==> design/flow/design.v <==
module aib_bert_chk #(
parameter [0:0] BERT_BUF_MODE_EN = 1   
)
(
input            clk,                   
input            rstn,                  
input            rx_rst_pulse,          
input            rx_start_pulse,        
input            seed_in_en,            
input      [1:0] rx_sft_nb,             
input      [7:0]   rx_bert_data_in,     
input      [2:0]   rx_ptrn_sel,         
output reg [127:0] rx_bert_data_ff,     
output reg         rbert_running_ff,    
output reg [15:0]  rbert_biterr_cnt_ff  
);
localparam [1:0] NBIT1 = 2'b00;  
localparam [1:0] NBIT2 = 2'b01;  
localparam [1:0] NBIT4 = 2'b10;  
localparam [1:0] NBIT8 = 2'b11;  
localparam [2:0] PRBS7   = 3'b000;  
localparam [2:0] PRBS15  = 3'b001;  
localparam [2:0] PRBS23  = 3'b010;  
localparam [2:0] PRBS31  = 3'b011;  
localparam [2:0] PTRN127 = 3'b100;  
localparam [2:0] PTRN128 = 3'b101;  
integer i;  
reg  [127:0] lfsr_buf_ff;       
reg  [127:0] seed_data_in;      
reg  [127:0] lfsr_buf_next;     
reg  [  7:0] bit_err;           
reg  [  3:0] rxbert_inc_val;    
reg          co2_nc;            
wire [15:0] rbert_biterr_cnt_in;  
wire [15:0] rbert_biterr_nxt;     
wire        co1_cnt;              
wire [7:0] lfsr7_sft1;  
wire [7:0] lfsr7_sft2;  
wire [7:0] lfsr7_sft3;  
wire [7:0] lfsr7_sft4;  
wire [7:0] lfsr7_sft5;  
wire [7:0] lfsr7_sft6;  
wire [7:0] lfsr7_sft7;  
wire [7:0] lfsr7_sft8;  
wire [14:0] lfsr15_sft1;  
wire [14:0] lfsr15_sft2;  
wire [14:0] lfsr15_sft3;  
wire [14:0] lfsr15_sft4;  
wire [14:0] lfsr15_sft5;  
wire [14:0] lfsr15_sft6;  
wire [14:0] lfsr15_sft7;  
wire [14:0] lfsr15_sft8;  
wire [22:0] lfsr23_sft1;  
wire [22:0] lfsr23_sft2;  
wire [22:0] lfsr23_sft3;  
wire [22:0] lfsr23_sft4;  
wire [22:0] lfsr23_sft5;  
wire [22:0] lfsr23_sft6;  
wire [22:0] lfsr23_sft7;  
wire [22:0] lfsr23_sft8;  
wire [30:0] lfsr31_sft1;  
wire [30:0] lfsr31_sft2;  
wire [30:0] lfsr31_sft3;  
wire [30:0] lfsr31_sft4;  
wire [30:0] lfsr31_sft5;  
wire [30:0] lfsr31_sft6;  
wire [30:0] lfsr31_sft7;  
wire [30:0] lfsr31_sft8;  
always @(posedge clk or negedge rstn)
  begin: rbert_running_register
    if(!rstn)  
      begin
        rbert_running_ff <= 1'h0;
      end
    else if(rx_rst_pulse)
      begin
        rbert_running_ff <= 1'h0;
      end
    else if(rx_start_pulse)
      begin
        rbert_running_ff <= 1'b1;
      end
  end  
always @(*)
  begin: seed_data_in_logic
    case(rx_sft_nb[1:0])
      NBIT1:  
        begin
          seed_data_in[127:0] = {rx_bert_data_in[0],
                                 lfsr_buf_ff[127:1]};
        end
      NBIT2:  
        begin
          seed_data_in[127:0] = {rx_bert_data_in[1:0],
                                 lfsr_buf_ff[127:2]};
        end
      NBIT4:  
        begin
          seed_data_in[127:0] = {rx_bert_data_in[3:0],
                                 lfsr_buf_ff[127:4]};
        end
      NBIT8:  
        begin
          seed_data_in[127:0] = {rx_bert_data_in[7:0],
                                 lfsr_buf_ff[127:8]};
        end
    endcase
  end  
assign lfsr7_sft1[7:0] = {(lfsr_buf_ff[121] ^ lfsr_buf_ff[122]),
                           lfsr_buf_ff[127:121]};
assign lfsr7_sft2[7:0] = {(lfsr7_sft1[1] ^ lfsr7_sft1[2]),lfsr7_sft1[7:1]};
assign lfsr7_sft3[7:0] = {(lfsr7_sft2[1] ^ lfsr7_sft2[2]),lfsr7_sft2[7:1]};
assign lfsr7_sft4[7:0] = {(lfsr7_sft3[1] ^ lfsr7_sft3[2]),lfsr7_sft3[7:1]};
assign lfsr7_sft5[7:0] = {(lfsr7_sft4[1] ^ lfsr7_sft4[2]),lfsr7_sft4[7:1]};
assign lfsr7_sft6[7:0] = {(lfsr7_sft5[1] ^ lfsr7_sft5[2]),lfsr7_sft5[7:1]};
assign lfsr7_sft7[7:0] = {(lfsr7_sft6[1] ^ lfsr7_sft6[2]),lfsr7_sft6[7:1]};
assign lfsr7_sft8[7:0] = {(lfsr7_sft7[1] ^ lfsr7_sft7[2]),lfsr7_sft7[7:1]};
assign lfsr15_sft1[14:0] = {(lfsr_buf_ff[113] ^ lfsr_buf_ff[114]),
                             lfsr_buf_ff[127:114]};
assign lfsr15_sft2[14:0] = {(lfsr15_sft1[0] ^ lfsr15_sft1[1]),lfsr15_sft1[14:1]};
assign lfsr15_sft3[14:0] = {(lfsr15_sft2[0] ^ lfsr15_sft2[1]),lfsr15_sft2[14:1]};
assign lfsr15_sft4[14:0] = {(lfsr15_sft3[0] ^ lfsr15_sft3[1]),lfsr15_sft3[14:1]};
assign lfsr15_sft5[14:0] = {(lfsr15_sft4[0] ^ lfsr15_sft4[1]),lfsr15_sft4[14:1]};
assign lfsr15_sft6[14:0] = {(lfsr15_sft5[0] ^ lfsr15_sft5[1]),lfsr15_sft5[14:1]};
assign lfsr15_sft7[14:0] = {(lfsr15_sft6[0] ^ lfsr15_sft6[1]),lfsr15_sft6[14:1]};
assign lfsr15_sft8[14:0] = {(lfsr15_sft7[0] ^ lfsr15_sft7[1]),lfsr15_sft7[14:1]};
assign lfsr23_sft1[22:0] = {(lfsr_buf_ff[105] ^ lfsr_buf_ff[110]),
                             lfsr_buf_ff[127:106]};
assign lfsr23_sft2[22:0] = {(lfsr23_sft1[0] ^ lfsr23_sft1[5]),lfsr23_sft1[22:1]};
assign lfsr23_sft3[22:0] = {(lfsr23_sft2[0] ^ lfsr23_sft2[5]),lfsr23_sft2[22:1]};
assign lfsr23_sft4[22:0] = {(lfsr23_sft3[0] ^ lfsr23_sft3[5]),lfsr23_sft3[22:1]};
assign lfsr23_sft5[22:0] = {(lfsr23_sft4[0] ^ lfsr23_sft4[5]),lfsr23_sft4[22:1]};
assign lfsr23_sft6[22:0] = {(lfsr23_sft5[0] ^ lfsr23_sft5[5]),lfsr23_sft5[22:1]};
assign lfsr23_sft7[22:0] = {(lfsr23_sft6[0] ^ lfsr23_sft6[5]),lfsr23_sft6[22:1]};
assign lfsr23_sft8[22:0] = {(lfsr23_sft7[0] ^ lfsr23_sft7[5]),lfsr23_sft7[22:1]};
assign lfsr31_sft1[30:0] = {(lfsr_buf_ff[97] ^ lfsr_buf_ff[100]),
                             lfsr_buf_ff[127:98]};
assign lfsr31_sft2[30:0] = {(lfsr31_sft1[0] ^ lfsr31_sft1[3]),lfsr31_sft1[30:1]};
assign lfsr31_sft3[30:0] = {(lfsr31_sft2[0] ^ lfsr31_sft2[3]),lfsr31_sft2[30:1]};
assign lfsr31_sft4[30:0] = {(lfsr31_sft3[0] ^ lfsr31_sft3[3]),lfsr31_sft3[30:1]};
assign lfsr31_sft5[30:0] = {(lfsr31_sft4[0] ^ lfsr31_sft4[3]),lfsr31_sft4[30:1]};
assign lfsr31_sft6[30:0] = {(lfsr31_sft5[0] ^ lfsr31_sft5[3]),lfsr31_sft5[30:1]};
assign lfsr31_sft7[30:0] = {(lfsr31_sft6[0] ^ lfsr31_sft6[3]),lfsr31_sft6[30:1]};
assign lfsr31_sft8[30:0] = {(lfsr31_sft7[0] ^ lfsr31_sft7[3]),lfsr31_sft7[30:1]};
always @(*)
  begin: lfsr_buf_next_logic
    lfsr_buf_next[127:0] = lfsr_buf_ff[127:0];
    case(rx_ptrn_sel[2:0])
      PRBS7:  
        begin
          case(rx_sft_nb[1:0])
            NBIT1:  
              begin
                lfsr_buf_next[127:120] = lfsr7_sft1[7:0];
              end
            NBIT2:  
              begin
                lfsr_buf_next[127:120] = lfsr7_sft2[7:0];
              end
            NBIT4:  
              begin
                lfsr_buf_next[127:120] = lfsr7_sft4[7:0];
              end
            NBIT8:  
              begin
                lfsr_buf_next[127:120] = lfsr7_sft8[7:0];
              end
          endcase
        end
      PRBS15:  
        begin
          case(rx_sft_nb[1:0])
            NBIT1:  
              begin
                lfsr_buf_next[127:113] = lfsr15_sft1[14:0];
              end
            NBIT2:  
              begin
                lfsr_buf_next[127:113] = lfsr15_sft2[14:0];
              end
            NBIT4:  
              begin
                lfsr_buf_next[127:113] = lfsr15_sft4[14:0];
              end
            NBIT8:  
              begin
                lfsr_buf_next[127:113] = lfsr15_sft8[14:0];
              end
          endcase
        end
      PRBS23:  
        begin
          case(rx_sft_nb[1:0])
            NBIT1:  
              begin
                lfsr_buf_next[127:105] = lfsr23_sft1[22:0];
              end
            NBIT2:  
              begin
                lfsr_buf_next[127:105] = lfsr23_sft2[22:0];
              end
            NBIT4:  
              begin
                lfsr_buf_next[127:105] = lfsr23_sft4[22:0];
              end
            NBIT8:  
              begin
                lfsr_buf_next[127:105] = lfsr23_sft8[22:0];
              end
          endcase
        end 
      PRBS31:   
        begin
          case(rx_sft_nb[1:0])
            NBIT1:  
              begin
                lfsr_buf_next[127:97] = lfsr31_sft1[30:0];
              end
            NBIT2:  
              begin
                lfsr_buf_next[127:97] = lfsr31_sft2[30:0];
              end
            NBIT4:  
              begin
                lfsr_buf_next[127:97] = lfsr31_sft4[30:0];
              end
            NBIT8:  
              begin
                lfsr_buf_next[127:97] = lfsr31_sft8[30:0];
              end
          endcase
        end
      PTRN127:  
        begin
          case(rx_sft_nb[1:0])
            NBIT1:  
              begin
                lfsr_buf_next[127:1] = { lfsr_buf_ff[1],
                                         lfsr_buf_ff[127:2]  };
              end
            NBIT2:  
              begin
                lfsr_buf_next[127:1] = { lfsr_buf_ff[2:1],
                                         lfsr_buf_ff[127:3] };
              end
            NBIT4:  
              begin
                lfsr_buf_next[127:1] = { lfsr_buf_ff[4:1],
                                         lfsr_buf_ff[127:5] };
              end
            NBIT8:  
              begin
                lfsr_buf_next[127:1] = { lfsr_buf_ff[8:1],
                                         lfsr_buf_ff[127:9] };
              end
          endcase
        end
      PTRN128:  
        begin
          case(rx_sft_nb[1:0])
            NBIT1:  
              begin
                lfsr_buf_next[127:0] = { lfsr_buf_ff[0],
                                         lfsr_buf_ff[127:1]  };
              end
            NBIT2:  
              begin
                lfsr_buf_next[127:0] = { lfsr_buf_ff[1:0],
                                         lfsr_buf_ff[127:2] };
              end
            NBIT4:  
              begin
                lfsr_buf_next[127:0] = { lfsr_buf_ff[3:0],
                                         lfsr_buf_ff[127:4] };
              end
            NBIT8:  
              begin
                lfsr_buf_next[127:0] = { lfsr_buf_ff[7:0],
                                         lfsr_buf_ff[127:8] };
              end
          endcase
        end
      default:  
        begin
          lfsr_buf_next[127:0] = lfsr_buf_ff[127:0];
        end
    endcase
  end  
always @(posedge clk or negedge rstn)
  begin: lfsr_buf_register
    if(!rstn)  
      begin
        lfsr_buf_ff[127:0] <= 128'h0000_0000_0000_0000_0000_0000_0000_0000;
      end
    else if(rx_rst_pulse)
      begin
        lfsr_buf_ff[127:0] <= 128'h0000_0000_0000_0000_0000_0000_0000_0000;
      end
    else if(rbert_running_ff  | rx_start_pulse)
      begin
        lfsr_buf_ff[127:0] <= lfsr_buf_next[127:0] &
                              {31'h7fff_ffff,{97{BERT_BUF_MODE_EN}}};
      end
    else if(seed_in_en)
      begin
        lfsr_buf_ff[127:0] <= seed_data_in[127:0] &
                              {31'h7fff_ffff,{97{BERT_BUF_MODE_EN}}};
      end
  end  
always @(posedge clk or negedge rstn)
  begin: rx_bert_data_register
    if(!rstn)  
      begin
        rx_bert_data_ff[127:0] <= 128'h0000_0000_0000_0000_0000_0000_0000_0000;
      end
    else if(rx_rst_pulse)
      begin
        rx_bert_data_ff[127:0] <= 128'h0000_0000_0000_0000_0000_0000_0000_0000;
      end
    else if(rbert_running_ff  | rx_start_pulse)
      begin
        rx_bert_data_ff[127:0] <= seed_data_in[127:0];
      end
  end  
always @(*)
  begin: bit_err_logic
    bit_err[7:0]     = 8'b00;
    case(rx_sft_nb[1:0])
      NBIT1:  
        begin
          if(rbert_running_ff)
            bit_err[0] = lfsr_buf_ff[127] ^ rx_bert_data_ff[127];
        end
      NBIT2:  
        begin
          if(rbert_running_ff)
            bit_err[1:0] = lfsr_buf_ff[127:126] ^ rx_bert_data_ff[127:126];
        end
      NBIT4:  
        begin
          if(rbert_running_ff)
            bit_err[3:0] = lfsr_buf_ff[127:124] ^ rx_bert_data_ff[127:124];
        end
      NBIT8:  
        begin
          if(rbert_running_ff)
            bit_err[7:0] = lfsr_buf_ff[127:120] ^ rx_bert_data_ff[127:120];
        end
    endcase
  end  
always @(*)
  begin: rxbert_inc_val_logic
    rxbert_inc_val[3:0] = 4'h0;
    for(i=0;i<8;i=i+1)
      begin
        rxbert_inc_val[3:0] = rxbert_inc_val[3:0] + {3'h0,bit_err[i]};
      end
  end  
assign {co1_cnt,rbert_biterr_nxt[15:0]}  = rbert_biterr_cnt_ff[15:0] +
                                          {12'h0,rxbert_inc_val[3:0]};
assign rbert_biterr_cnt_in[15:0] = co1_cnt ? 16'hffff : rbert_biterr_nxt[15:0];
always @(posedge clk or negedge rstn)
  begin: rbert_biterr_cnt_register
    if(!rstn)  
      begin
        rbert_biterr_cnt_ff[15:0] <= {16{1'b0}};
      end
    else if(rx_rst_pulse)
      begin
        rbert_biterr_cnt_ff[15:0] <= {16{1'b0}};
      end
    else if(rbert_running_ff)
      begin
        rbert_biterr_cnt_ff[15:0] <= rbert_biterr_cnt_in[15:0];
      end
  end  
endmodule  
module aib_rx_bert #(
parameter [0:0] BERT_BUF_MODE_EN = 1   
)
(
input         clk,               
input         rstn,              
input [  3:0] rx_rst_pulse,      
input [  3:0] rx_start_pulse,    
input [  3:0] seed_in_en,        
input [  5:0] chk3_lane_sel_ff,  
input [  5:0] chk2_lane_sel_ff,  
input [  5:0] chk1_lane_sel_ff,  
input [  5:0] chk0_lane_sel_ff,  
input [  2:0] chk3_ptrn_sel_ff,  
input [  2:0] chk2_ptrn_sel_ff,  
input [  2:0] chk1_ptrn_sel_ff,  
input [  2:0] chk0_ptrn_sel_ff,  
input [319:0] rx_bert_data_i,    
input         sdr_mode,          
input   [1:0] r_fifo_mode,       
input         m_gen2_mode,       
output reg [ 48:0] rbert_bit_cnt_ff,  
output     [ 15:0] biterr_cnt_chk3,   
output     [ 15:0] biterr_cnt_chk2,   
output     [ 15:0] biterr_cnt_chk1,   
output     [ 15:0] biterr_cnt_chk0,   
output     [127:0] rx_bert3_data,     
output     [127:0] rx_bert2_data,     
output     [127:0] rx_bert1_data,     
output     [127:0] rx_bert0_data,     
output     [  3:0] rbert_running_ff   
);
localparam   FIFO_1X   = 2'b00;        
localparam   FIFO_2X   = 2'b01;        
localparam   FIFO_4X   = 2'b10;        
localparam [1:0] NBIT1 = 2'b00;  
localparam [1:0] NBIT2 = 2'b01;  
localparam [1:0] NBIT4 = 2'b10;  
localparam [1:0] NBIT8 = 2'b11;  
integer i;  
reg [39:0][7:0] rx_bert_lanes;    
reg [ 1:0] rx_sft_nb;             
reg [ 7:0] rx_bert_data_chk0_ff;   
reg [ 7:0] rx_bert_data_chk1_ff;   
reg [ 7:0] rx_bert_data_chk2_ff;   
reg [ 7:0] rx_bert_data_chk3_ff;   
reg [48:0] rbert_bit_cnt_in;
reg        co1_nc;
wire [7:0] rx_bert_data_chk0;    
wire [7:0] rx_bert_data_chk1;    
wire [7:0] rx_bert_data_chk2;    
wire [7:0] rx_bert_data_chk3;    
always @(*)
  begin: rx_sft_nb_logic
    case(r_fifo_mode)
      FIFO_1X:  
        begin
          if(sdr_mode)
            rx_sft_nb[1:0] = 2'b00;  
          else
            rx_sft_nb[1:0] = 2'b01;  
        end
      FIFO_2X:  
        begin
          if(sdr_mode)
            rx_sft_nb[1:0] = 2'b01;  
          else
            rx_sft_nb[1:0] = 2'b10;  
        end
      FIFO_4X:  
        begin
          if(sdr_mode)
            rx_sft_nb[1:0] = 2'b10;  
          else
            rx_sft_nb[1:0] = 2'b11;  
        end
      default:  
        begin
          if(sdr_mode)
            rx_sft_nb[1:0] = 2'b00;  
          else
            rx_sft_nb[1:0] = 2'b01;  
        end
    endcase
  end  
always @(*)
  begin: rx_bert_lanes_logic
    if(m_gen2_mode)  
      begin: rx_bert_lanes_gen2
        for(i=0;i<40;i=i+1)
          begin
            rx_bert_lanes[i] = { rx_bert_data_i[(2*i)+241],
                                 rx_bert_data_i[(2*i)+240],
                                 rx_bert_data_i[(2*i)+161],
                                 rx_bert_data_i[(2*i)+160],
                                 rx_bert_data_i[(2*i)+81],
                                 rx_bert_data_i[(2*i)+80],
                                 rx_bert_data_i[(2*i)+1],
                                 rx_bert_data_i[2*i] };
          end
      end  
    else  
      begin: rx_bert_lanes_gen1
        for(i=0;i<20;i=i+1)
          begin
            if(sdr_mode)  
              begin
                rx_bert_lanes[i] = { rx_bert_data_i[(2*i)+241],  
                                     rx_bert_data_i[(2*i)+240],  
                                     rx_bert_data_i[(2*i)+161],  
                                     rx_bert_data_i[(2*i)+160],  
                                     rx_bert_data_i[(2*i)+81],   
                                     rx_bert_data_i[(2*i)+80],   
                                     rx_bert_data_i[(2*i)+40],
                                     rx_bert_data_i[2*i] };
              end  
            else  
              begin
                rx_bert_lanes[i] = { rx_bert_data_i[(2*i)+241],  
                                     rx_bert_data_i[(2*i)+240],  
                                     rx_bert_data_i[(2*i)+161],  
                                     rx_bert_data_i[(2*i)+160],  
                                     rx_bert_data_i[(2*i)+41],
                                     rx_bert_data_i[(2*i)+40],
                                     rx_bert_data_i[(2*i)+1],
                                     rx_bert_data_i[2*i] };
              end  
          end
        for(i=20;i<40;i=i+1)
          begin
            rx_bert_lanes[i] = { rx_bert_data_i[(2*i)+241],  
                                 rx_bert_data_i[(2*i)+240],  
                                 rx_bert_data_i[(2*i)+161],  
                                 rx_bert_data_i[(2*i)+160],  
                                 rx_bert_data_i[(2*i)+81],   
                                 rx_bert_data_i[(2*i)+80],   
                                 rx_bert_data_i[(2*i)+1],    
                                 rx_bert_data_i[2*i] };      
          end
      end  
  end  
assign rx_bert_data_chk0[7:0] = (chk0_lane_sel_ff[5:0] < 6'd40)      ?
                                 rx_bert_lanes[chk0_lane_sel_ff[5:0] ] :
                                 8'h00;
assign rx_bert_data_chk1[7:0] = (chk1_lane_sel_ff[5:0] < 6'd40)      ?
                                 rx_bert_lanes[chk1_lane_sel_ff[5:0]] :
                                 8'h00;
assign rx_bert_data_chk2[7:0] = (chk2_lane_sel_ff[5:0] < 6'd40)      ?
                                 rx_bert_lanes[chk2_lane_sel_ff[5:0]] :
                                 8'h00;
assign rx_bert_data_chk3[7:0] = (chk3_lane_sel_ff[5:0] < 6'd40)      ?
                                 rx_bert_lanes[chk3_lane_sel_ff[5:0]] :
                                 8'h00;
always @(posedge clk or negedge rstn)
  begin: rx_bert_data_register
    if(!rstn)
      begin
        rx_bert_data_chk0_ff[7:0] <= 8'h0;
        rx_bert_data_chk1_ff[7:0] <= 8'h0;
        rx_bert_data_chk2_ff[7:0] <= 8'h0;
        rx_bert_data_chk3_ff[7:0] <= 8'h0;
      end
    else
      begin
        rx_bert_data_chk0_ff[7:0] <= rx_bert_data_chk0[7:0];
        rx_bert_data_chk1_ff[7:0] <= rx_bert_data_chk1[7:0];
        rx_bert_data_chk2_ff[7:0] <= rx_bert_data_chk2[7:0];
        rx_bert_data_chk3_ff[7:0] <= rx_bert_data_chk3[7:0];
      end
  end  
always @(*)
  begin: rbert_bit_cnt_in_logic
    case(rx_sft_nb[1:0])
      NBIT1:  
        begin
          {co1_nc,rbert_bit_cnt_in[48:0]} = rbert_bit_cnt_ff[48:0] + 49'd1;
        end
      NBIT2:  
        begin
          {co1_nc,rbert_bit_cnt_in[48:0]} = rbert_bit_cnt_ff[48:0] + 49'd2;
        end
      NBIT4:  
        begin
          {co1_nc,rbert_bit_cnt_in[48:0]} = rbert_bit_cnt_ff[48:0] + 49'd4;
        end
      NBIT8:  
        begin
          {co1_nc,rbert_bit_cnt_in[48:0]} = rbert_bit_cnt_ff[48:0] + 49'd8;
        end
    endcase
  end  
always @(posedge clk or negedge rstn)
  begin: rbert_bit_cnt_register
    if(!rstn)  
      begin
        rbert_bit_cnt_ff[48:0] <= {49{1'b0}};
      end
    else if(rx_rst_pulse[3:0] != 4'h0)
      begin
        rbert_bit_cnt_ff[48:0] <= {49{1'b0}};
      end
    else if(rbert_running_ff[3:0] != 4'h0)
      begin
        rbert_bit_cnt_ff[48:0] <= rbert_bit_cnt_in[48:0];
      end
  end  
aib_bert_chk #(.BERT_BUF_MODE_EN (BERT_BUF_MODE_EN))
aib_bert_chk0(
.clk             (clk),            
.rstn            (rstn),           
.rx_rst_pulse    (rx_rst_pulse[0]),   
.rx_start_pulse  (rx_start_pulse[0]), 
.seed_in_en      (seed_in_en[0]),     
.rx_sft_nb       (rx_sft_nb[1:0]), 
.rx_bert_data_in (rx_bert_data_chk0_ff[7:0]),  
.rx_ptrn_sel     (chk0_ptrn_sel_ff[2:0]),      
.rx_bert_data_ff     (rx_bert0_data[127:0]), 
.rbert_running_ff    (rbert_running_ff[0]),     
.rbert_biterr_cnt_ff (biterr_cnt_chk0[15:0])
);
aib_bert_chk #(.BERT_BUF_MODE_EN (BERT_BUF_MODE_EN))
aib_bert_chk1(
.clk             (clk),            
.rstn            (rstn),           
.rx_rst_pulse    (rx_rst_pulse[1]),   
.rx_start_pulse  (rx_start_pulse[1]), 
.seed_in_en      (seed_in_en[1]),     
.rx_sft_nb       (rx_sft_nb[1:0]), 
.rx_bert_data_in (rx_bert_data_chk1_ff[7:0]),  
.rx_ptrn_sel     (chk1_ptrn_sel_ff[2:0]),      
.rx_bert_data_ff     (rx_bert1_data[127:0]), 
.rbert_running_ff    (rbert_running_ff[1]),     
.rbert_biterr_cnt_ff (biterr_cnt_chk1[15:0])
);
aib_bert_chk #(.BERT_BUF_MODE_EN (BERT_BUF_MODE_EN))
aib_bert_chk2(
.clk             (clk),            
.rstn            (rstn),           
.rx_rst_pulse    (rx_rst_pulse[2]),   
.rx_start_pulse  (rx_start_pulse[2]), 
.seed_in_en      (seed_in_en[2]),     
.rx_sft_nb       (rx_sft_nb[1:0]), 
.rx_bert_data_in (rx_bert_data_chk2_ff[7:0]),  
.rx_ptrn_sel     (chk2_ptrn_sel_ff[2:0]),      
.rx_bert_data_ff     (rx_bert2_data[127:0]), 
.rbert_running_ff    (rbert_running_ff[2]),     
.rbert_biterr_cnt_ff (biterr_cnt_chk2[15:0])
);
aib_bert_chk #(.BERT_BUF_MODE_EN (BERT_BUF_MODE_EN))
aib_bert_chk3(
.clk             (clk),            
.rstn            (rstn),           
.rx_rst_pulse    (rx_rst_pulse[3]),   
.rx_start_pulse  (rx_start_pulse[3]), 
.seed_in_en      (seed_in_en[3]),     
.rx_sft_nb       (rx_sft_nb[1:0]), 
.rx_bert_data_in (rx_bert_data_chk3_ff[7:0]),  
.rx_ptrn_sel     (chk3_ptrn_sel_ff[2:0]),      
.rx_bert_data_ff     (rx_bert3_data[127:0]), 
.rbert_running_ff    (rbert_running_ff[3]),     
.rbert_biterr_cnt_ff (biterr_cnt_chk3[15:0])
);
endmodule  
==> design/flow/run.sh <==
#!/bin/bash
# the make line also repeats each setting of config.mk as NAME=value (left out here)
make -C /OpenROAD-flow-scripts/flow DESIGN_CONFIG=/design/flow/config.mk WORK_HOME=/design/flow/orfs CLKGATE_MAP_FILE= finish
==> design/flow/config.mk <==
export PLATFORM = sky130hd
export DESIGN_NAME = aib_rx_bert
export DESIGN_NICKNAME = aib_rx_bert
export VERILOG_FILES = /design/flow/design.v
export SDC_FILE = /design/flow/constraint.sdc
export NUM_CORES = 4
export LEC_CHECK = 0
export CAP_MARGIN = 20
export CELL_PAD_IN_SITES_DETAIL_PLACEMENT = 0
export CELL_PAD_IN_SITES_GLOBAL_PLACEMENT = 0
export CORE_MARGIN = 2
export CORE_UTILIZATION = 61
export CTS_CLUSTER_SIZE = 50
export GPL_ROUTABILITY_DRIVEN = 1
export HOLD_SLACK_MARGIN = 0.29
export MAX_ROUTING_LAYER = met5
export SETUP_SLACK_MARGIN = 0.3
export SLEW_MARGIN = 40
==> design/flow/constraint.sdc <==
create_clock -name core_clock -period 7.12 [get_ports {clk}]
set_input_delay 1.4240 -clock core_clock [delete_from_list [all_inputs] [get_ports {clk}]]
set_output_delay 1.4240 -clock core_clock [all_outputs]
set_load 0.01 [all_outputs]
==> results.ini, run 1 <==
[power]
power_clock_w=0.00694
p_comb_w=0.00677
leakage_nw=38.8
swShare_pct=34.7
pwr-share-clk_pct=30.7
power_sequential_w=0.00891
vdd.ir_drop.worst_mv=0.241
internal_power_w=0.0148
top_power_group=sequential cells
switchingPower_w=0.00784
p_seq_share_pct=39.4
powerDensity_mw_per_mm2=241
comb_power_share_pct=29.9

[logic_synthesis]
synth.largest_area_cell=dfrtp_1
ys_types=97
synthXorXnorAreaFrac_pct=2.18
synthTopCellsByCount=dfrtp_1, mux2_2, nand2_1, mux2i_1, clkbuf_1
synthAoiAreaFrac_pct=16.4
ys_top_logic_family=multiplexers
synth-simple-area-share_pct=9.10
top_area_share_pct=37.5
synth-edff-count=0
ys_cells=7503
synth_area_mm2=0.0782
syn_inst=7503
ys_seq_share_pct=37.5
area_leaders=dfrtp_1, mux2_2, mux4_2
muxShareOfSynthArea_pct=29.1
synth-adder-area-share_pct=1.07
postSynthAreaPerCell_um2=10.4
synth_flops=1173
flop_cell=dfrtp_1
async_flop_share_pct=100
yosysWarnings=2
fp_nets=7931
top_cell=dfrtp_1
yosys_area_mm2=0.0782

[cts]
cts_root_buffer=clkbuf_16
clk_pin_slew_ps=60
htreeDepth=3
clock_latency_ps=800
clk_path_buf_depth=3
postCtsHoldBufs=0
cts_tree=built
numCtsBuffers=121
cts.sinks=1173

[critical_path]
cp-end-kind=register
worst-setup-path-type=primary input to register
critPathMaxStageDelay_ps=530
timing.reg2reg.setup_slack_ps=1470
cp_top_family=adder cells
crit_required_ps=7820
arrival_ps=7190
cp_num_buf_inv=7
cp_slowest_cell=fa_1
crit_start=r_fifo_mode[1]
worstSetupEndpoint=aib_bert_chk3.rbert_biterr_cnt_ff[5]
rr_worst_depth=21
regToRegStartpoint=aib_bert_chk3.lfsr_buf_ff[126]
crit_fanout=7
rr_endpoint=aib_bert_chk3.rbert_biterr_cnt_ff[5]
cp.depth=25
worstSetupStartpointType=primary input

[die]
ioPinCount=1003
fp-utilization_pct=61.4
chip_area_mm2=0.131
die_w_um=362
core_mm2=0.127
rows=131
chipHeight_um=362

[final_timing]
rsz0062_at_grt=no
worst_clock_skew_ps=68.8
finalHoldViolations=0
slew_headroom_pct=38.3
period_used_pct=91.3
drv_slew=0
fin_ws_ps=622
setup_violations=0
fmax_ghz=0.154
worst_pin_slew_ps=925
min_period_ps=6500

[status]
status=finished clean

[route]
wl_per_cell_um=30.2
vias=70650
drcViolationCount=0
ant_nets=0
drt-total-wl_um=299000
drt_pass1_iterations=9
viasPerCell=7.13
dr.first_iter.drc_count=9747

[place]
placed_area_mm2=0.0889
io_buffers=1002
post-dp-hpwl_um=213000
dp_slack_ps=-245
gp_congestion=1.01

[global_routing]
antenna_found_initial=122
grt_pass1_wl_um=444000
gr-total-overflow=0
grt_pass1_vias=67808
track_usage_pct=44.4
grt_max_degree=192

[finish]
mi_logic_area_mm2=0.0455
area_growth_syn_to_layout_pct=20.1
regArea_mm2=0.0294
nFillCells=9103
fin_area_mm2=0.0939
fin_nets=8445

[flow_run]
openroad.warnings=70
max_cap_viol_count=0

[worst_hold_path]
hold_path.class=register to register
hold_depth=2
hold_end=aib_bert_chk0.rx_bert_data_ff[39]
hp-start=aib_bert_chk0.rx_bert_data_ff[39]

## area by class of cell
| class | instances | share of cell area [%] |
|---|---|---|
| Multi-Input combinational cell | 5441 | 48.4 |
| Sequential cell | 1173 | 31.3 |
| Timing Repair Buffer | 1194 | 12.8 |
| Clock buffer | 155 | 3.55 |
| Tap cell | 1662 | 2.21 |
| Clock inverter | 75 | 1.08 |
| Inverter | 86 | 0.346 |
| Antenna cell | 121 | 0.322 |
## through the flow
step | util, % | total power (W) | instances | TNS (ps) | hold WS, ps
global route | 73.7 | 0.0234 | 9895 | 0 | 485
CTS | 73.3 | 0.0224 | 9777 | 0 | 469
detailed placement | 69.8 | 0.0155 | 9547 | -4140 | 455
finish | 73.7 | 0.0226 | 9907 | 0 | 463
floorplan | - | 0.0126 | 7503 | 0 | 507
global placement | 69.6 | 0.0154 | 9538 | -299 | 451
## timing repair
item | 4_1_cts | 5_1_grt
setup endpoints to repair | 0 | 24
gates resized | 0 | 6
buffers inserted | 0 | 0
endpoints found under the hold margin | 0 | 0
## layer usage
metal / track usage (%) / vias up / share of wire, %
met5: 0 / - / 0.033
met4: 35.1 / 14 / 9.2
met3: 12.0 / 1074 / 11
met2: 67.0 / 4745 / 45
met1: 54.1 / 35054 / 35
li1: - / 29763 / -
==> run 2: changes to the inputs <==
- CELL_PAD_IN_SITES_DETAIL_PLACEMENT: 0 -> default
- CELL_PAD_IN_SITES_GLOBAL_PLACEMENT: 0 -> default
- CORE_UTILIZATION: 61 -> 58
- CTS_CLUSTER_SIZE: 50 -> default
- GPL_ROUTABILITY_DRIVEN: 1 -> default
- HOLD_SLACK_MARGIN: 0.29 -> default
- MAX_ROUTING_LAYER: met5 -> default
- SETUP_SLACK_MARGIN: 0.3 -> 0.8
- SLEW_MARGIN: 40 -> 20
- clock period: 7.12 -> 5.06 ns (I/O delays scaled with it)
==> results.ini, run 2 <==
[finish]
area_growth_syn_to_layout_pct=23.7
fin_cells=10207
fin_nets=8680
fin_area_mm2=0.0967
nFillCells=9731

[place]
dp_cells=9834
post-dp-hpwl_um=219000
dp_slack_ps=-1600
placed_area_mm2=0.0906
io_buffers=1002
gp_congestion=1.02

[logic_synthesis]
synthAoiAreaFrac_pct=16.4
postSynthAreaPerCell_um2=10.4
synth.largest_area_cell=dfrtp_1
yosysWarnings=2
synthXorXnorAreaFrac_pct=2.18
muxShareOfSynthArea_pct=29.1
synth-edff-count=0
ys_seq_share_pct=37.5
synth_area_mm2=0.0782
synth-simple-area-share_pct=9.10
top_cell=dfrtp_1
yosys_area_mm2=0.0782
ys_top_logic_family=multiplexers
synth-adder-area-share_pct=1.07
flop_cell=dfrtp_1
area_leaders=dfrtp_1, mux2_2, mux4_2
fp_nets=7931
ys_cells=7503
ys_types=97
async_flop_share_pct=100
top_area_share_pct=37.5
synthTopCellsByCount=dfrtp_1, mux2_2, nand2_1, mux2i_1, clkbuf_1
syn_inst=7503
synth_flops=1173

[worst_hold_path]
hold_path.class=primary input to asynchronous set/reset pin

[critical_path]
timing.reg2reg.setup_slack_ps=-60
rr_endpoint=aib_bert_chk1.rbert_biterr_cnt_ff[10]
arrival_ps=6180
crit_top_cell=buf_6
crit_fanout=6
cp_num_buf_inv=12
rr_worst_depth=19
cp.depth=27
regToRegStartpoint=aib_bert_chk1.lfsr_buf_ff[126]
crit_start=r_fifo_mode[1]
worst-setup-path-type=primary input to register
worstSetupEndpoint=aib_bert_chk2.rbert_biterr_cnt_ff[8]
crit_required_ps=5750
cp-end-kind=register
critPathMaxStageDelay_ps=480
cp_slowest_cell=fa_1
cp_top_family=adder cells
worstSetupStartpointType=primary input

[global_routing]
grt_pass1_vias=68739
track_usage_pct=42.8
met3_usage_pct=11.6
top_usage_layer=met2
antenna_found_initial=88
grt_pass1_wl_um=447000
grt_max_degree=187
use_met1_pct=52.0
grt_use_met2_pct=64.7
gr-total-overflow=0

[final_timing]
finalHoldViolations=0
worst_clock_skew_ps=37.3
slew_headroom_pct=24.7
min_period_ps=5490
setup-tns-final_ps=-19520
drv_slew=0
rsz0062_at_grt=yes
period_used_pct=109
fmax_ghz=0.182
setup_violations=64
worst_pin_slew_ps=1130
fin_ws_ps=-431

[flow_run]
openroad.warnings=58
max_cap_viol_count=0

[die]
chip_area_mm2=0.138
chipHeight_um=371
rows=134
die_w_um=371
fp-utilization_pct=58.5
ioPinCount=1003
core_mm2=0.134

[cts]
clock_latency_ps=790
postCtsHoldBufs=0
cts.sinks=1173
clk_path_buf_depth=3
clk_pin_slew_ps=60
cts_tree=built
cts_root_buffer=clkbuf_16
numCtsBuffers=134
htreeDepth=4

[route]
drt_pass1_iterations=8
ant_nets=0
drt-total-wl_um=303000
vias=71456
wl_per_cell_um=29.7
viasPerCell=7.00
drcViolationCount=0
dr.first_iter.drc_count=9367

[status]
status=complete, but fails checks
failed_checks=negative setup slack

[power]
vdd.ir_drop.worst_mv=0.297
p_seq_share_pct=37.8
switchingPower_w=0.0111
pwr-share-clk_pct=31.9
power_sequential_w=0.0124
power.total_w=0.0329
swShare_pct=33.9
p_comb_w=0.00998
leakage_nw=40.2
top_power_group=sequential cells
internal_power_w=0.0217
comb_power_share_pct=30.4
powerDensity_mw_per_mm2=340
power_clock_w=0.0105

run 2: metal layers:
| layer | routed length [um] | part of all wire [%] |
|---|---|---|
| met5 | 119 | 0.039 |
| met2 | 137000 | 45 |
| met4 | 27800 | 9.2 |
| met1 | 106000 | 35 |
| met3 | 32000 | 11 |
run 2: what timing repair did:
action | 4_1_cts | 5_1_grt
buffers inserted | 39 | 9
pin swaps | 70 | 40
gates resized | 129 | 40
endpoints found under the setup margin | 571 | 248
gates cloned | 1 | 0
run 2: per-stage QoR:
stage          utilization [%]  hold slack [ps]
5_1_grt                   72.3              104
4_1_cts                   72.0              337
6_report                  72.4              120
2_1_floorplan                -              507
3_5_place_dp              67.8              454
3_3_place_gp              67.8              450
run 2: final cells by class:
cell class / instances / area, um^2 / share of cell area, %
repair buffers: 1415 / 13700 / 14.2
clock inverters: 58 / 883 / 0.913
clock buffers: 180 / 3870 / 4.00
multi-input cells: 5442 / 46100 / 47.7
flip-flops and latches: 1173 / 29400 / 30.4
well taps: 1768 / 2210 / 2.29
diodes: 85 / 213 / 0.220
inverters: 86 / 340 / 0.352
==> run 3: changes to the inputs <==
- CORE_UTILIZATION: 58 -> 10
- SETUP_SLACK_MARGIN: 0.8 -> default
- clock period: 5.06 -> 11.3 ns (I/O delays scaled with it)
==> results.ini, run 3 <==
[status]
status=finished clean

[logic_synthesis]
synth_area_mm2=0.0782
top_area_share_pct=37.5
ys_types=97
syn_inst=7503
ys_seq_share_pct=37.5
postSynthAreaPerCell_um2=10.4
synthXorXnorAreaFrac_pct=2.18
synthTopCellsByCount=dfrtp_1, mux2_2, nand2_1, mux2i_1, clkbuf_1
synth-simple-area-share_pct=9.10
ys_top_logic_family=multiplexers
synthAoiAreaFrac_pct=16.4
flop_cell=dfrtp_1
synth-adder-area-share_pct=1.07
async_flop_share_pct=100
ys_cells=7503
synth-edff-count=0
area_leaders=dfrtp_1, mux2_2, mux4_2
fp_nets=7931
muxShareOfSynthArea_pct=29.1
yosysWarnings=2
synth_flops=1173
synth.largest_area_cell=dfrtp_1
top_cell=dfrtp_1
yosys_area_mm2=0.0782

[route]
vias=69734
viasPerCell=3.73
drt-total-wl_um=472000
dr.first_iter.drc_count=7229
wl_per_cell_um=25.3
drt_pass1_iterations=8
ant_nets=0
drcViolationCount=0

[power]
power_clock_w=0.00523
internal_power_w=0.00983
pwr-share-clk_pct=33.5
powerDensity_mw_per_mm2=149
swShare_pct=37.0
switchingPower_w=0.00578
leakage_nw=38.9
vdd.ir_drop.worst_mv=0.102
power_sequential_w=0.00569
comb_power_share_pct=30.0
top_power_group=sequential cells
p_seq_share_pct=36.5
p_comb_w=0.00468

[critical_path]
worstSetupStartpointType=primary input
cp-end-kind=register
cp_top_family=adder cells
timing.reg2reg.setup_slack_ps=4540
cp_slowest_cell=clkdlybuf4s50_1
rr_endpoint=aib_bert_chk0.rbert_biterr_cnt_ff[3]
critPathMaxStageDelay_ps=750
cp_num_buf_inv=6
crit_chain=clkdlybuf4s50_1 > ha_2 > nor3b_1 > o21ai_4 > buf_4 > o22ai_1 > o21a_1 > ha_1 > inv_1 > fa_1 > inv_1 > fa_1 > fa_1 > inv_1 > fa_1 > fa_1 > inv_1 > a21oi_1 > o21bai_1 > nand3_1 > a311oi_1
crit_top_cell=fa_1
crit_required_ps=12110
worst-setup-path-type=primary input to register
regToRegStartpoint=aib_bert_chk0.lfsr_buf_ff[124]
rr_worst_depth=17
crit_start=r_fifo_mode[1]
worstSetupEndpoint=aib_bert_chk0.rbert_biterr_cnt_ff[3]
crit_fanout=25
cp.depth=21
arrival_ps=10010

[cts]
numCtsBuffers=155
cts_resized=0
clk_pin_slew_ps=60
post_cts_buffers=0
htreeDepth=4
postCtsHoldBufs=0
cts_tree=built
cts.sinks=1173
cts_root_buffer=clkbuf_16
clock_latency_ps=910
clk_path_buf_depth=4

[final_timing]
fin_ws_ps=2110
min_period_ps=9190
period_used_pct=81.4
worst_clock_skew_ps=64.3
drv_slew=0
finalHoldViolations=0
rsz0062_at_grt=no
setup-tns-final_ps=0
fmax_ghz=0.109
setup_violations=0
worst_pin_slew_ps=1260
slew_headroom_pct=16.0

[die]
rows=324
chipHeight_um=888
core_mm2=0.779
die_w_um=888
ioPinCount=1003
chip_area_mm2=0.789
fp-utilization_pct=10.0

[worst_hold_path]
hold_depth=2
hp-start=aib_bert_chk0.rx_bert_data_ff[31]
hold_path.class=register to register
hold_end=aib_bert_chk0.rx_bert_data_ff[31]

[global_routing]
grt_max_degree=176
gr-total-overflow=0
antenna_found_initial=182
grt_pass1_vias=67428
track_usage_pct=11.4
grt_pass1_wl_um=623000

[finish]
nFillCells=88035
area_growth_syn_to_layout_pct=34.2
fin_nets=8446

[place]
io_buffers=1002
post-dp-hpwl_um=378000
dp_slack_ps=1150
gp_congestion=0.951

[flow_run]
max_cap_viol_count=0
openroad.warnings=68

[run 3: cell type report]
type                            count  area [um^2]  share of cell area (%)
Timing Repair Buffer             1161        11300                    10.8
Sequential cell                  1173        29400                    28.0
Multi-Input combinational cell   5441        45400                    43.2
Clock buffer                      202         4280                    4.07
Clock inverter                     79          955                   0.909
Tap cell                        10432        13100                    12.4
Antenna cell                      125          313                   0.298
Inverter                           86          323                   0.307
[run 3: per-layer routing]
layer,wire length [um],vias up,track usage [%]
met5,338,-,0
met4,36800,54,7.35
met3,42700,887,3.82
met2,223000,3494,19.0
met1,170000,35447,12.5
li1,-,29852,-
[run 3: per-stage QoR]
stage	total power [W]	utilization (%)	hold WS [ps]	instances	instance area, um^2
2_1_floorplan	0.00790	-	507	7503	78200
5_1_grt	0.0163	13.5	490	18651	105000
4_1_cts	0.0158	13.4	468	18574	105000
3_3_place_gp	0.0104	12.8	451	18293	99400
3_5_place_dp	0.0105	12.8	455	18293	99400
6_report	0.0156	13.5	461	18699	105000
==> run 4: changes to the inputs <==
- CORE_UTILIZATION: 10 -> 65
- PLACE_DENSITY: default -> 0.43
==> results.ini, run 4 <==
[status]
status=finished clean

[final_timing]
fmax_ghz=0.108
worst_pin_slew_ps=1200
min_period_ps=9230
setup-tns-final_ps=0
finalHoldViolations=0
worst_clock_skew_ps=33.4
period_used_pct=81.7
slew_headroom_pct=20.2
rsz0062_at_grt=no
setup_violations=0
drv_slew=0

[critical_path]
cp_slowest_cell=o21a_4
cp.depth=23
cp-end-kind=register
worstSetupEndpoint=aib_bert_chk3.rbert_biterr_cnt_ff[9]
cp_num_buf_inv=4
crit_chain=clkdlybuf4s50_1 > ha_1 > nor2b_1 > o21a_4 > o22ai_1 > a211oi_1 > a211oi_1 > ha_1 > inv_1 > fa_1 > inv_1 > fa_1 > fa_1 > inv_1 > fa_1 > fa_1 > nor2b_1 > o21ai_0 > a21boi_0 > nand3_1 > a21bo_2 > a21oi_1 > nor3_1
rr_endpoint=aib_bert_chk3.rbert_biterr_cnt_ff[9]
cp_top_family=adder cells
rr_worst_depth=20
crit_start=r_fifo_mode[0]
arrival_ps=9900
crit_required_ps=11970
regToRegStartpoint=aib_bert_chk3.lfsr_buf_ff[126]
timing.reg2reg.setup_slack_ps=5030
crit_top_cell=fa_1
crit_fanout=77
worstSetupStartpointType=primary input
worst-setup-path-type=primary input to register
critPathMaxStageDelay_ps=910

[cts]
clk_pin_slew_ps=60
cts_resized=0
clock_latency_ps=780
cts.sinks=1173
htreeDepth=4
cts_root_buffer=clkbuf_16
cts_tree=built
numCtsBuffers=130
postCtsHoldBufs=0
clk_path_buf_depth=3
post_cts_buffers=0

[logic_synthesis]
postSynthAreaPerCell_um2=10.4
muxShareOfSynthArea_pct=29.1
ys_seq_share_pct=37.5
flop_cell=dfrtp_1
synth.largest_area_cell=dfrtp_1
yosysWarnings=2
syn_inst=7503
synthTopCellsByCount=dfrtp_1, mux2_2, nand2_1, mux2i_1, clkbuf_1
area_leaders=dfrtp_1, mux2_2, mux4_2
synth-edff-count=0
fp_nets=7931
synth-simple-area-share_pct=9.10
ys_types=97
synthXorXnorAreaFrac_pct=2.18
synthAoiAreaFrac_pct=16.4
synth_flops=1173
top_cell=dfrtp_1
synth_area_mm2=0.0782
synth-adder-area-share_pct=1.07
ys_top_logic_family=multiplexers
yosys_area_mm2=0.0782
top_area_share_pct=37.5
async_flop_share_pct=100
ys_cells=7503

[route]
drt_pass1_iterations=10
drcViolationCount=0
vias=72133
ant_nets=0
drt-total-wl_um=301000
dr.first_iter.drc_count=11321
viasPerCell=7.40
wl_per_cell_um=30.9

[die]
rows=127
die_w_um=351
ioPinCount=1003
chipHeight_um=351
fp-utilization_pct=65.4
chip_area_mm2=0.123
core_mm2=0.120

[flow_run]
max_cap_viol_count=0
openroad.warnings=66

[global_routing]
gr-total-overflow=0
grt_max_degree=222
grt_pass1_wl_um=443000
antenna_found_initial=105
grt_pass1_vias=68598
track_usage_pct=47.4

[finish]
area_growth_syn_to_layout_pct=18.6
fin_nets=8372
final_util_pct=77.5

[power]
powerDensity_mw_per_mm2=155
pwr-share-clk_pct=31.4
power_clock_w=0.00452
top_power_group=sequential cells
switchingPower_w=0.00496
leakage_nw=38.3
p_comb_w=0.00425
vdd.ir_drop.worst_mv=0.159
p_seq_share_pct=39.1
internal_power_w=0.00944
power_sequential_w=0.00563
comb_power_share_pct=29.5
power.total_w=0.0144
swShare_pct=34.5

[place]
post-dp-hpwl_um=209000
gp_congestion=1.03
io_buffers=1002

[worst_hold_path]
hold_depth=2
hold_end=aib_bert_chk0.rx_bert_data_ff[29]
hold_path.class=register to register
hp-start=aib_bert_chk0.rx_bert_data_ff[29]

[run 4: final cells by class]
| class | count | area (um^2) |
|---|---|---|
| well taps | 1612 | 2020 |
| fillers | 7792 | 26900 |
| repair buffers | 1112 | 11000 |
| flip-flops and latches | 1173 | 29400 |
| diodes | 94 | 235 |
| multi-input cells | 5441 | 45300 |
| clock buffers | 185 | 3740 |
| clock inverters | 50 | 796 |
| inverters | 86 | 323 |
[run 4: routing by layer]
metal	up-vias	part of all wire, %	GRT usage (%)
li1	29620	-	-
met1	35357	33	57.3
met2	5634	44	69.5
met3	1502	12	13.8
met4	20	11	41.7
met5	-	0.042	0
[run 4: per-stage QoR]
step / instances / cell area [um^2] / setup WS, ps / hold slack, ps
2_1_floorplan: 7503 / 78200 / 2850 / 507
3_3_place_gp: 9422 / 87900 / 1630 / 450
3_5_place_dp: 9422 / 87900 / 1470 / 455
4_1_cts: 9657 / 92500 / 2240 / 468
5_1_grt: 9746 / 92800 / 1650 / 491
6_report: 9753 / 92800 / 2070 / 464
==> run 5: changes to the inputs <==
- ABC_AREA: default -> 1
- CAP_MARGIN: 20 -> 25
- CELL_PAD_IN_SITES_DETAIL_PLACEMENT: default -> 2
- CELL_PAD_IN_SITES_GLOBAL_PLACEMENT: default -> 0
- CORE_MARGIN: 2 -> 4
- CORE_UTILIZATION: 65 -> 38
- CTS_CLUSTER_SIZE: default -> 50
- GPL_ROUTABILITY_DRIVEN: default -> 0
- GPL_TIMING_DRIVEN: default -> 0
- MAX_ROUTING_LAYER: default -> met4
- PLACE_DENSITY: 0.43 -> default
- PLACE_DENSITY_LB_ADDON: default -> 0.22
- SETUP_SLACK_MARGIN: default -> 1.41
- SLEW_MARGIN: 20 -> 40
- TNS_END_PERCENT: default -> 55
- clock period: 11.3 -> 10.8 ns (I/O delays scaled with it)
==> results.ini, run 5 <==
[logic_synthesis]
postSynthAreaPerCell_um2=7.06
ys_seq_share_pct=37.1
synth-adder-area-share_pct=1.04
top_area_share_pct=37.1
fp_nets=11633
area_leaders=dfrtp_1, nand2_1, o21ai_0
synth.largest_area_cell=dfrtp_1
yosys_area_mm2=0.0791
ys_types=62
async_flop_share_pct=100
top_cell=nand2_1
syn_inst=11205
synthTopCellsByCount=nand2_1, o21ai_0, dfrtp_1, nand3_1, o211ai_1
synth_area_mm2=0.0791
synth-simple-area-share_pct=23.0
synthXorXnorAreaFrac_pct=1.76
synth-edff-count=0
muxShareOfSynthArea_pct=0
yosysWarnings=2
synth_flops=1173
flop_cell=dfrtp_1
synthAoiAreaFrac_pct=29.0
ys_cells=11205
ys_top_logic_family=AND-OR/OR-AND gates

[die]
fp-utilization_pct=38.2
core_mm2=0.207
die_w_um=464
chip_area_mm2=0.216
rows=167
chipHeight_um=464
ioPinCount=1003

[global_routing]
gr-total-overflow=6110
track_usage_pct=85.2

[cts]
cts.sinks=1173
postCtsHoldBufs=0
htreeDepth=4
numCtsBuffers=138
clk_path_buf_depth=3
cts_root_buffer=clkbuf_16

[place]
dp_slack_ps=-606
dp_cells=14993
post-dp-hpwl_um=521000
io_buffers=987

[status]
haltStage=5_1_grt
stop_error=[ERROR GRT-0116] Global routing finished with congestion. Check the congestion regions in the DRC Viewer.
status=aborted with a tool error

[run 5: layer usage]
metal  overflow  global-route usage (%)
met5          -                       -
met1        523                    82.7
met2       3777                     100
met4       1309                    81.4
met3        501                    71.4
[run 5: timing repair]
item | in CTS
pin swaps | 3
buffers inserted | 2
gates resized | 59
cloned | 0
setup endpoints to repair | 64
[run 5: metrics by stage]
stage	area (um^2)	power (W)	TNS [ps]	utilization, %
2_1_floorplan	79100	0.00741	0	-
3_3_place_gp	92500	0.00962	-	44.7
3_5_place_dp	92900	0.0104	-4660	44.9
4_1_cts	98000	0.0161	0	47.3
==> run 6: changes to the inputs <==
- ABC_AREA: 1 -> default
- CAP_MARGIN: 25 -> 0
- CELL_PAD_IN_SITES_GLOBAL_PLACEMENT: 0 -> default
- CORE_ASPECT_RATIO: default -> 0.98
- CORE_MARGIN: 4 -> 6
- CORE_UTILIZATION: 38 -> 62
- CTS_CLUSTER_DIAMETER: default -> 380
- CTS_CLUSTER_SIZE: 50 -> 13
- GPL_TIMING_DRIVEN: 0 -> 1
- HOLD_SLACK_MARGIN: default -> 0.21
- MAX_ROUTING_LAYER: met4 -> met5
- MIN_ROUTING_LAYER: default -> met1
- PLACE_DENSITY_LB_ADDON: 0.22 -> 0.16
- SETUP_SLACK_MARGIN: 1.41 -> default
- SLEW_MARGIN: 40 -> 0
- clock period: 10.8 -> 7.5 ns (I/O delays scaled with it)
==> results.ini, run 6 <==
[status]
stop_error=Error: detail_place.tcl, 38 bad optional access
haltStage=3_5_place_dp
status=aborted with a tool error

[logic_synthesis]
synthAoiAreaFrac_pct=16.4
ys_seq_share_pct=37.5
yosysWarnings=2
top_cell=dfrtp_1
async_flop_share_pct=100
synth-adder-area-share_pct=1.07
flop_cell=dfrtp_1
postSynthAreaPerCell_um2=10.4
ys_types=97
synthTopCellsByCount=dfrtp_1, mux2_2, nand2_1, mux2i_1, clkbuf_1
synth-edff-count=0
synth_flops=1173
synth-simple-area-share_pct=9.10
synth_area_mm2=0.0782
top_area_share_pct=37.5
fp_nets=7931
muxShareOfSynthArea_pct=29.1
ys_top_logic_family=multiplexers
synthXorXnorAreaFrac_pct=2.18
syn_inst=7503
yosys_area_mm2=0.0782
synth.largest_area_cell=dfrtp_1
ys_cells=7503
area_leaders=dfrtp_1, mux2_2, mux4_2

[die]
chipHeight_um=364
core_mm2=0.125
chip_area_mm2=0.135
ioPinCount=1003
rows=128
die_w_um=371
fp-utilization_pct=62.8

[place]
io_buffers=1002

-- run 6: per-stage QoR --
stage | std cells | area [um^2] | hold slack, ps | setup slack (ps)
3_3_place_gp | 9506 | 88500 | 451 | -61.5
2_1_floorplan | 7503 | 78200 | 507 | 2.86
==> run 7: changes to the inputs <==
- ABC_AREA: default -> 0
- CAP_MARGIN: 0 -> 20
- CELL_PAD_IN_SITES_DETAIL_PLACEMENT: 2 -> default
- CORE_ASPECT_RATIO: 0.98 -> 0.91
- CORE_MARGIN: 6 -> 10
- CORE_UTILIZATION: 62 -> 34
- CTS_CLUSTER_DIAMETER: 380 -> default
- CTS_CLUSTER_SIZE: 13 -> default
- GPL_ROUTABILITY_DRIVEN: 0 -> 1
- HOLD_SLACK_MARGIN: 0.21 -> default
- MIN_ROUTING_LAYER: met1 -> default
- PLACE_DENSITY_LB_ADDON: 0.16 -> 0.2
- SETUP_SLACK_MARGIN: default -> 3.04
- SLEW_MARGIN: 0 -> 20
- TNS_END_PERCENT: 55 -> 40
- clock period: 7.5 -> 12.1 ns (I/O delays scaled with it)
==> results.ini, run 7 <==
[status]
status=finished clean

[power]
pwr-share-clk_pct=33.0
switchingPower_w=0.00487
leakage_nw=38.6
top_power_group=sequential cells
swShare_pct=35.2
comb_power_share_pct=28.9
internal_power_w=0.00897
p_seq_share_pct=38.1
p_comb_w=0.00399
power_clock_w=0.00457
powerDensity_mw_per_mm2=145
power_sequential_w=0.00528
vdd.ir_drop.worst_mv=0.147

[logic_synthesis]
synth-edff-count=0
syn_inst=7503
synth.largest_area_cell=dfrtp_1
synthXorXnorAreaFrac_pct=2.18
area_leaders=dfrtp_1, mux2_2, mux4_2
muxShareOfSynthArea_pct=29.1
fp_nets=7931
synth-simple-area-share_pct=9.10
ys_seq_share_pct=37.5
top_area_share_pct=37.5
synth-adder-area-share_pct=1.07
ys_cells=7503
flop_cell=dfrtp_1
yosys_area_mm2=0.0782
postSynthAreaPerCell_um2=10.4
synth_area_mm2=0.0782
ys_types=97
yosysWarnings=2
async_flop_share_pct=100
synthTopCellsByCount=dfrtp_1, mux2_2, nand2_1, mux2i_1, clkbuf_1
ys_top_logic_family=multiplexers
synthAoiAreaFrac_pct=16.4
top_cell=dfrtp_1
synth_flops=1173

[global_routing]
gr-total-overflow=0
track_usage_pct=25.4
grt_pass1_vias=67409
grt_pass1_wl_um=487000
grt_max_degree=212
antenna_found_initial=81

[critical_path]
cp.depth=25
arrival_ps=9400
worstSetupEndpoint=aib_bert_chk3.rbert_biterr_cnt_ff[9]
critPathMaxStageDelay_ps=560
cp_top_family=adder cells
crit_fanout=26
cp_num_buf_inv=6
cp_slowest_cell=o21ai_4
timing.reg2reg.setup_slack_ps=5860
crit_required_ps=12840
worstSetupStartpointType=primary input
worst-setup-path-type=primary input to register
crit_top_cell=fa_1
rr_endpoint=aib_bert_chk3.rbert_biterr_cnt_ff[9]
crit_start=r_fifo_mode[0]
cp-end-kind=register
rr_worst_depth=20
regToRegStartpoint=aib_bert_chk3.lfsr_buf_ff[126]

[final_timing]
worst_clock_skew_ps=66.8
hold_ws_ps=465
setup_violations=0
drv_slew=0
rsz0062_at_grt=no
setup-tns-final_ps=0
slew_headroom_pct=13.8
finalHoldViolations=0
fin_ws_ps=3440
period_used_pct=71.6
fmax_ghz=0.115
min_period_ps=8660
worst_pin_slew_ps=1290

[route]
wl_per_cell_um=29.8
viasPerCell=6.15
drcViolationCount=0
drt-total-wl_um=333000
dr.first_iter.drc_count=7135
drt_pass1_iterations=5
vias=68836
ant_nets=0

[finish]
fin_nets=8411
nFillCells=21901
fin_area_mm2=0.0951
final_util_pct=41.7
area_growth_syn_to_layout_pct=21.7

[cts]
clock_latency_ps=830
clk_path_buf_depth=3
numCtsBuffers=146
clk_pin_slew_ps=60
htreeDepth=4
cts_root_buffer=clkbuf_16
cts_tree=built
cts.sinks=1173

[die]
core_mm2=0.228
fp-utilization_pct=34.3
rows=167
chip_area_mm2=0.250
chipHeight_um=477
ioPinCount=1003
die_w_um=523

[flow_run]
max_cap_viol_count=0
openroad.warnings=56

[worst_hold_path]
hp-start=aib_bert_chk0.rx_bert_data_ff[51]
hold_path.class=register to register
hold_depth=2
hold_end=aib_bert_chk0.rx_bert_data_ff[51]

[place]
io_buffers=1002
gp_congestion=0.919
post-dp-hpwl_um=243000
dp_slack_ps=2290
placed_area_mm2=0.0899

run 7: metrics by stage:
| stage | power [W] | cells |
|---|---|---|
| 3_5_place_dp | 0.00929 | 10869 |
| 5_1_grt | 0.0144 | 11173 |
| 3_3_place_gp | 0.00926 | 10869 |
| 2_1_floorplan | 0.00737 | 7503 |
| 6_report | 0.0138 | 11184 |
| 4_1_cts | 0.0139 | 11135 |
run 7: routing by layer:
| metal | part of all wire [%] | vias to the layer above | routed length (um) | GRT usage [%] |
|---|---|---|---|---|
| met5 | 0.078 | - | 260 | 0 |
| met4 | 4.9 | 38 | 16500 | 11.1 |
| met3 | 8.9 | 638 | 29800 | 6.44 |
| met2 | 46 | 3451 | 152000 | 39.7 |
| met1 | 40 | 35076 | 135000 | 33.2 |
| li1 | - | 29633 | - | - |
run 7: timing repair:
item,CTS,global route
hold buffers,0,0
endpoints found under the setup margin,0,43
resized,0,5
buffers inserted,0,0
run 7: cell type report:
cell class                 count  area (um^2)  area share (%)
tap                         3042         3810            4.00
inverter                      86          323           0.339
sequential                  1173        29400            30.9
timing repair buffer        1132        11100            11.7
clock inverter                67          935           0.982
antenna                       41          103           0.108
multi-input combinational   5444        45400            47.8
clock buffer                 199         4060            4.27
==> run 8: changes to the inputs <==
- CORE_ASPECT_RATIO: 0.91 -> default
- CORE_MARGIN: 10 -> 2
- CORE_UTILIZATION: 34 -> 70
- CTS_CLUSTER_SIZE: default -> 56
- GPL_ROUTABILITY_DRIVEN: 1 -> default
- GPL_TIMING_DRIVEN: 1 -> default
- MAX_ROUTING_LAYER: met5 -> default
- PLACE_DENSITY_LB_ADDON: 0.2 -> 0.0
- SETUP_SLACK_MARGIN: 3.04 -> 1.05
- TNS_END_PERCENT: 40 -> default
- clock period: 12.1 -> 3.59 ns (I/O delays scaled with it)
==> results.ini, run 8 <==
[cts]
numCtsBuffers=118
cts_root_buffer=clkbuf_16
htreeDepth=3
clk_path_buf_depth=3
cts.sinks=1173

[global_routing]
track_usage_pct=76.8
gr-total-overflow=91

[logic_synthesis]
synth-edff-count=0
postSynthAreaPerCell_um2=10.4
ys_cells=7503
fp_nets=7931
flop_cell=dfrtp_1
synth_area_mm2=0.0782
area_leaders=dfrtp_1, mux2_2, mux4_2
yosys_area_mm2=0.0782
yosysWarnings=2
async_flop_share_pct=100
synth.largest_area_cell=dfrtp_1
ys_seq_share_pct=37.5
synth_flops=1173
synthTopCellsByCount=dfrtp_1, mux2_2, nand2_1, mux2i_1, clkbuf_1
ys_top_logic_family=multiplexers
syn_inst=7503
synthAoiAreaFrac_pct=16.4
muxShareOfSynthArea_pct=29.1
ys_types=97
synthXorXnorAreaFrac_pct=2.18
top_cell=dfrtp_1
synth-adder-area-share_pct=1.07
synth-simple-area-share_pct=9.10
top_area_share_pct=37.5

[die]
core_mm2=0.111
ioPinCount=1003
fp-utilization_pct=70.7
die_w_um=338
rows=122
chip_area_mm2=0.114
chipHeight_um=338

[place]
gp_congestion=1.07
placed_area_mm2=0.0922
io_buffers=1002
dp_slack_ps=-2840
post-dp-hpwl_um=236000

[status]
status=aborted with a tool error
haltStage=5_1_grt
stop_error=[ERROR GRT-0116] Global routing finished with congestion. Check the congestion regions in the DRC Viewer.

[run 8: per-stage QoR]
stage | TNS, ps | total power [W] | cells
after floorplan | -134140 | 0.0250 | 7503
after global placement | -1182180 | 0.0310 | 9752
after detailed placement | -1325310 | 0.0318 | 9752
after CTS | -98380 | 0.0465 | 10027
[run 8: per-layer routing]
layer  global-route usage, %  overflow
met5                    32.0         0
met4                    74.3        43
met3                    62.9         1
met2                    92.2        47
met1                    77.8         0
[run 8: what timing repair did]
| item | CTS |
|---|---|
| hold buffers | 1 |
| pin swaps | 105 |
| endpoints found under the setup margin | 1239 |
| buffers inserted | 35 |
| resized | 211 |
| gates cloned | 18 |
| hold endpoints to repair | 28 |
==> run 9: changes to the inputs <==
- ABC_AREA: 0 -> default
- CORE_UTILIZATION: 70 -> 27
- CTS_CLUSTER_DIAMETER: default -> 122
- CTS_CLUSTER_SIZE: 56 -> default
- GPL_ROUTABILITY_DRIVEN: default -> 1
- MIN_ROUTING_LAYER: default -> met2
- PLACE_DENSITY_LB_ADDON: 0.0 -> default
- SETUP_SLACK_MARGIN: 1.05 -> default
- clock period: 3.59 -> 8.33 ns (I/O delays scaled with it)
==> results.ini, run 9 <==
[final_timing]
rsz0062_at_grt=no
setup_violations=0
worst_pin_slew_ps=1380
worst_clock_skew_ps=89.1
finalHoldViolations=0
setup-tns-final_ps=0
slew_headroom_pct=6.81
period_used_pct=93.0
fin_ws_ps=579
min_period_ps=7750
drv_slew=0
fmax_ghz=0.129
hold_ws_ps=465

[logic_synthesis]
postSynthAreaPerCell_um2=10.4
yosys_area_mm2=0.0782
async_flop_share_pct=100
ys_types=97
ys_top_logic_family=multiplexers
fp_nets=7931
flop_cell=dfrtp_1
synth-edff-count=0
synthXorXnorAreaFrac_pct=2.18
synth_area_mm2=0.0782
yosysWarnings=2
syn_inst=7503
synth-simple-area-share_pct=9.10
ys_seq_share_pct=37.5
synth.largest_area_cell=dfrtp_1
synthTopCellsByCount=dfrtp_1, mux2_2, nand2_1, mux2i_1, clkbuf_1
synthAoiAreaFrac_pct=16.4
area_leaders=dfrtp_1, mux2_2, mux4_2
top_area_share_pct=37.5
top_cell=dfrtp_1
muxShareOfSynthArea_pct=29.1
ys_cells=7503
synth-adder-area-share_pct=1.07
synth_flops=1173

[power]
vdd.ir_drop.worst_mv=0.165
powerDensity_mw_per_mm2=219
power.total_w=0.0212
comb_power_share_pct=29.1
internal_power_w=0.0136
swShare_pct=36.1
switchingPower_w=0.00766
power_clock_w=0.00728
power_sequential_w=0.00777
top_power_group=sequential cells
p_comb_w=0.00617
p_seq_share_pct=36.6
leakage_nw=39.0
pwr-share-clk_pct=34.3

[global_routing]
met3_usage_pct=45.4
grt_max_degree=173
gr-total-overflow=0
use_met1_pct=0
track_usage_pct=37.2
grt_use_met2_pct=44.1
grt_pass1_vias=105226
grt_pass1_wl_um=532000
top_usage_layer=met3
antenna_found_initial=6

[critical_path]
cp.depth=24
rr_worst_depth=21
crit_start=r_fifo_mode[1]
worstSetupStartpointType=primary input
cp_num_buf_inv=8
rr_endpoint=aib_bert_chk3.rbert_biterr_cnt_ff[9]
regToRegStartpoint=aib_bert_chk3.lfsr_buf_ff[126]
cp-end-kind=register
critPathMaxStageDelay_ps=750
worstSetupEndpoint=aib_bert_chk0.rbert_biterr_cnt_ff[0]
crit_fanout=18
crit_required_ps=9030
cp_slowest_cell=fa_1
worst-setup-path-type=primary input to register
timing.reg2reg.setup_slack_ps=1960
cp_top_family=adder cells
arrival_ps=8450
crit_chain=clkdlybuf4s50_1 > inv_1 > ha_2 > nor2b_1 > o21a_4 > buf_4 > a21oi_1 > a221oi_1 > nor2_1 > ha_1 > inv_1 > fa_1 > inv_1 > fa_1 > fa_1 > inv_1 > fa_1 > fa_1 > inv_1 > a21oi_1 > o21bai_1 > buf_4 > nand3_1 > a311oi_1

[cts]
clock_latency_ps=870
postCtsHoldBufs=0
post_cts_buffers=0
cts_root_buffer=clkbuf_16
numCtsBuffers=157
cts_tree=built
clk_pin_slew_ps=60
cts.sinks=1173
htreeDepth=4
clk_path_buf_depth=4
cts_resized=0

[worst_hold_path]
hold_path.class=register to register
hp-start=aib_bert_chk0.rx_bert_data_ff[89]
hold_end=aib_bert_chk0.rx_bert_data_ff[89]
hold_depth=2

[place]
io_buffers=1002
post-dp-hpwl_um=268000
placed_area_mm2=0.0912
dp_slack_ps=176
gp_congestion=1.14

[die]
chipHeight_um=542
fp-utilization_pct=27.1
chip_area_mm2=0.294
rows=197
core_mm2=0.288
die_w_um=542
ioPinCount=1003

[route]
ant_nets=0
drt-total-wl_um=378000
viasPerCell=7.95
wl_per_cell_um=31.3
drcViolationCount=0
dr.first_iter.drc_count=22227
vias=95992
drt_pass1_iterations=15

[flow_run]
openroad.warnings=73
max_cap_viol_count=0

[finish]
fin_area_mm2=0.0970
area_growth_syn_to_layout_pct=24.0
nFillCells=28899
fin_nets=8460

[status]
status=finished clean

-- run 9: cell type report --
cell class / count / area [um^2] / share of cell area, %
multi-input combinational: 5441 / 45400 / 46.8
sequential: 1173 / 29400 / 30.3
timing repair buffer: 1173 / 11500 / 11.8
tap: 3781 / 4730 / 4.88
clock buffer: 216 / 4560 / 4.70
clock inverter: 56 / 763 / 0.787
antenna: 149 / 373 / 0.385
inverter: 86 / 323 / 0.333
-- run 9: per-stage QoR --
| step | util, % | cells |
|---|---|---|
| 3_3_place_gp | 31.6 | 11650 |
| 4_1_cts | 33.5 | 11924 |
| 6_report | 33.7 | 12075 |
| 3_5_place_dp | 31.6 | 11652 |
| 5_1_grt | 33.6 | 11961 |
| 2_1_floorplan | - | 7503 |
-- run 9: routing by layer --
layer | share of wire (%) | routed length (um)
met1 | 0 | 0
met2 | 47 | 178000
met3 | 39 | 148000
met4 | 12 | 45400
met5 | 1.8 | 6720
Power figures rest on the tool's default switching activity, not on a simulated workload.
